==> flow/design.v (excerpt) <==
module main(
    input clk,
    input rst,
    input btnl,
	 input btnd,
	 input btnr,
	 input btnp,
	 input [3:0] speed,
    output [7:0] led,
	 output [6:0] seg,
	 output [3:0] an
    );
Size in the first run: ~940 cells after synthesis, roughly 200 flip-flops, roughly 29 I/O pins, ~8500 um^2 of cells after synthesis.
clock: 4.45 ns
lec_check: 0
cap_margin: 20
cell_pad_in_sites_global_placement: 2
core_margin: 2
core_utilization: 45
cts_cluster_diameter: 143
gpl_routability_driven: 0
min_routing_layer: met2
place_density_lb_addon: 0.04
slew_margin: 30
run.sh (not shown) runs the stock make flow with config.mk's settings and CLKGATE_MAP_FILE=.
The first run ran to the end with no violations.
==> next run, changes <==
CELL_PAD_IN_SITES_GLOBAL_PLACEMENT = default   (was 2)
CORE_UTILIZATION = 72   (was 45)
CTS_CLUSTER_DIAMETER = 356   (was 143)
CTS_CLUSTER_SIZE = 14   (was default)
GPL_ROUTABILITY_DRIVEN = default   (was 0)
MIN_ROUTING_LAYER = default   (was met2)
PLACE_DENSITY_LB_ADDON = 0.06   (was 0.04)
SETUP_SLACK_MARGIN = 0.28   (was default)
SLEW_MARGIN = 20   (was 30)
clock period = 2.27 ns   (was 4.45 ns; I/O delays follow)
Result:
- Now the flow completed, yet does not pass: negative setup slack
- critical path depth climbs by 2
- flip-flop count does not change
- synthesized cell count does not change
==> next run, changes <==
CTS_CLUSTER_DIAMETER = 210   (was 356)
CTS_CLUSTER_SIZE = default   (was 14)
PLACE_DENSITY = 0.35   (was default)
PLACE_DENSITY_LB_ADDON = default   (was 0.06)
SETUP_SLACK_MARGIN = 0.67   (was 0.28)
clock period = 2.34 ns   (was 2.27 ns; I/O delays follow)
The new run produced a layout that fails on negative setup slack; non-clock buffer count increases by 9; via count went up by 11%; critical path depth is unchanged; final area rises by 6.6%; area after synthesis is unchanged; wire length grows by 31%; global-route usage went up by 2.7 points; worst setup slack got worse by 0.11 ns; synthesized cell count is unchanged.

main again, from the RTL that the note above started with.
==> flow/design.v (excerpt) <==
module main(
    input clk,
    input rst,
    input btnl,
	 input btnd,
	 input btnr,
	 input btnp,
	 input [3:0] speed,
    output [7:0] led,
	 output [6:0] seg,
	 output [3:0] an
    );
localparam DB_BITS  = 10;    
localparam DIV_MAX  = 2999;  
localparam DIV_BITS = 12;
localparam SEG_BITS = 10;    
wire [3:0] bebida;
wire [3:0] total;
wire [3:0] cambio;
reg [3:0] display;
wire reset_wire; 
wire reset_contador_wire;
wire cobrar_wire;
wire cancel_wire; 
wire hundred_wire; 
wire five_hundred_wire;
wire [2:0] c_type;
wire [2:0] c_type_saved;
wire t_expired;
wire [2:0] ing_type;
wire [1:0] t_value;
wire on_temp;
wire start_timer;
wire ok;
assign led[1:0] = 2'b00;
Debouncer #(.CNT_BITS(DB_BITS)) coffee(
	.clk(clk),
	.rst(rst),
	.signal(speed[0]),
	.signal_state(bebida[0])
);
Debouncer #(.CNT_BITS(DB_BITS)) coffee_milk(
	.clk(clk),
	.rst(rst),
	.signal(speed[1]),
	.signal_state(bebida[1])
);
Debouncer #(.CNT_BITS(DB_BITS)) cappuc(
	.clk(clk),
	.rst(rst),
	.signal(speed[2]),
	.signal_state(bebida[2])
);
Debouncer #(.CNT_BITS(DB_BITS)) mocca(
	.clk(clk),
	.rst(rst),
	.signal(speed[3]),
	.signal_state(bebida[3])
);
Debouncer #(.CNT_BITS(DB_BITS)) cancel(
		.clk(clk),
	.rst(rst),
		.signal(btnd),
		.signal_state(cancel_wire)
);
Debouncer #(.CNT_BITS(DB_BITS)) reset(
		.clk(clk),
	.rst(rst),
		.signal(btnp),
		.signal_state(reset_wire)
);
Debouncer #(.CNT_BITS(DB_BITS)) hundred_coin(
		.clk(clk),
	.rst(rst),
		.signal(btnl),
		.signal_up(hundred_wire)
);
Debouncer #(.CNT_BITS(DB_BITS)) five_hundred_coin(
		.clk(clk),
	.rst(rst),
		.signal(btnr),
		.signal_up(five_hundred_wire)
);
SelectBebida selector(
	.switches(bebida),
	.c_type(c_type)
);
seven_segment #(.SEG_BITS(SEG_BITS)) seven_seg(
  ...
Settings: LEC_CHECK=0, ABC_AREA=0, CAP_MARGIN=30, CELL_PAD_IN_SITES_GLOBAL_PLACEMENT=0, CORE_ASPECT_RATIO=1.15, CORE_MARGIN=2, CORE_UTILIZATION=72, CTS_CLUSTER_DIAMETER=183, CTS_CLUSTER_SIZE=14, MAX_ROUTING_LAYER=met4, PLACE_DENSITY_LB_ADDON=0.04, SETUP_SLACK_MARGIN=0.17, SLEW_MARGIN=40; clock period 2.25 ns.
The starting point reached the layout checks and failed them: setup timing.
==> next run, changes <==
CORE_ASPECT_RATIO = 0.55   (was 1.15)
CORE_UTILIZATION = 58   (was 72)
CTS_CLUSTER_DIAMETER = unset   (was 183)
CTS_CLUSTER_SIZE = unset   (was 14)
PLACE_DENSITY_LB_ADDON = unset   (was 0.04)
SETUP_SLACK_MARGIN = unset   (was 0.17)
SLEW_MARGIN = 0   (was 40)
clock period = 3.23 ns   (was 2.25 ns; I/O delays follow)
Effect:
- This time the run finished clean
- global-route usage fell by 7.9 points
- die area increases by 24%
- power came out lower by 27%
- hold slack gains 9.8 ps
- wire length fell by 13%
- cell area goes down by 3.2%
- area after synthesis stays the same
- core utilization shrinks by 18 points
- maximum frequency shrinks by 7.5%
- register-to-register slack improved by 780 ps
==> next run, changes <==
CORE_ASPECT_RATIO = 1.15   (was 0.55)
CORE_UTILIZATION = 72   (was 58)
CTS_CLUSTER_DIAMETER = 183   (was unset)
CTS_CLUSTER_SIZE = 14   (was unset)
PLACE_DENSITY_LB_ADDON = 0.19   (was unset)
SLEW_MARGIN = 40   (was 0)
clock period = 2.25 ns   (was 3.23 ns; I/O delays follow)
The changed run completed and failed the layout checks on setup timing.
Sequential power rose by well over a third.
Die size fell by about a fifth.
Hold slack loses 13 ps.
Via count rose by a little under a tenth.
Design area rose slightly.
Wire length rose by roughly a tenth.
Utilization rose by 17 points.
==> next run, changes <==
ABC_AREA = 1   (was 0)
CAP_MARGIN = 20   (was 30)
CELL_PAD_IN_SITES_GLOBAL_PLACEMENT = unset   (was 0)
CORE_ASPECT_RATIO = unset   (was 1.15)
CTS_CLUSTER_DIAMETER = unset   (was 183)
CTS_CLUSTER_SIZE = 90   (was 14)
MAX_ROUTING_LAYER = unset   (was met4)
PLACE_DENSITY = 0.35   (was unset)
PLACE_DENSITY_LB_ADDON = unset   (was 0.19)
SETUP_SLACK_MARGIN = 0.6   (was unset)
SLEW_MARGIN = 20   (was 40)
=> With this change the flow produced a clean layout. Core utilization is higher by 2.5 points. Critical path depth is higher by 6. Final area is higher by 7.0%. Sequential power hardly moves. Fmax is higher by 31%. Power is higher by 20%. Area after synthesis is higher by 3.4%. Non-clock buffer count is lower by 8. Worst setup slack improves by 570 ps. Sequential share of layout area is lower by 2.6 points.
==> next run, changes <==
CORE_UTILIZATION = 70   (was 72)
PLACE_DENSITY = unset   (was 0.35)
clock period = 2.31 ns   (was 2.25 ns; I/O delays follow)
Effect: Routed wire length decreases by about 10%; clock skew decreases by 6.9 ps; die area increases by about 2.8%; sequential share of layout area increases by 0.82 points.
No activity file was given, so power comes from the tool's default toggle rates.
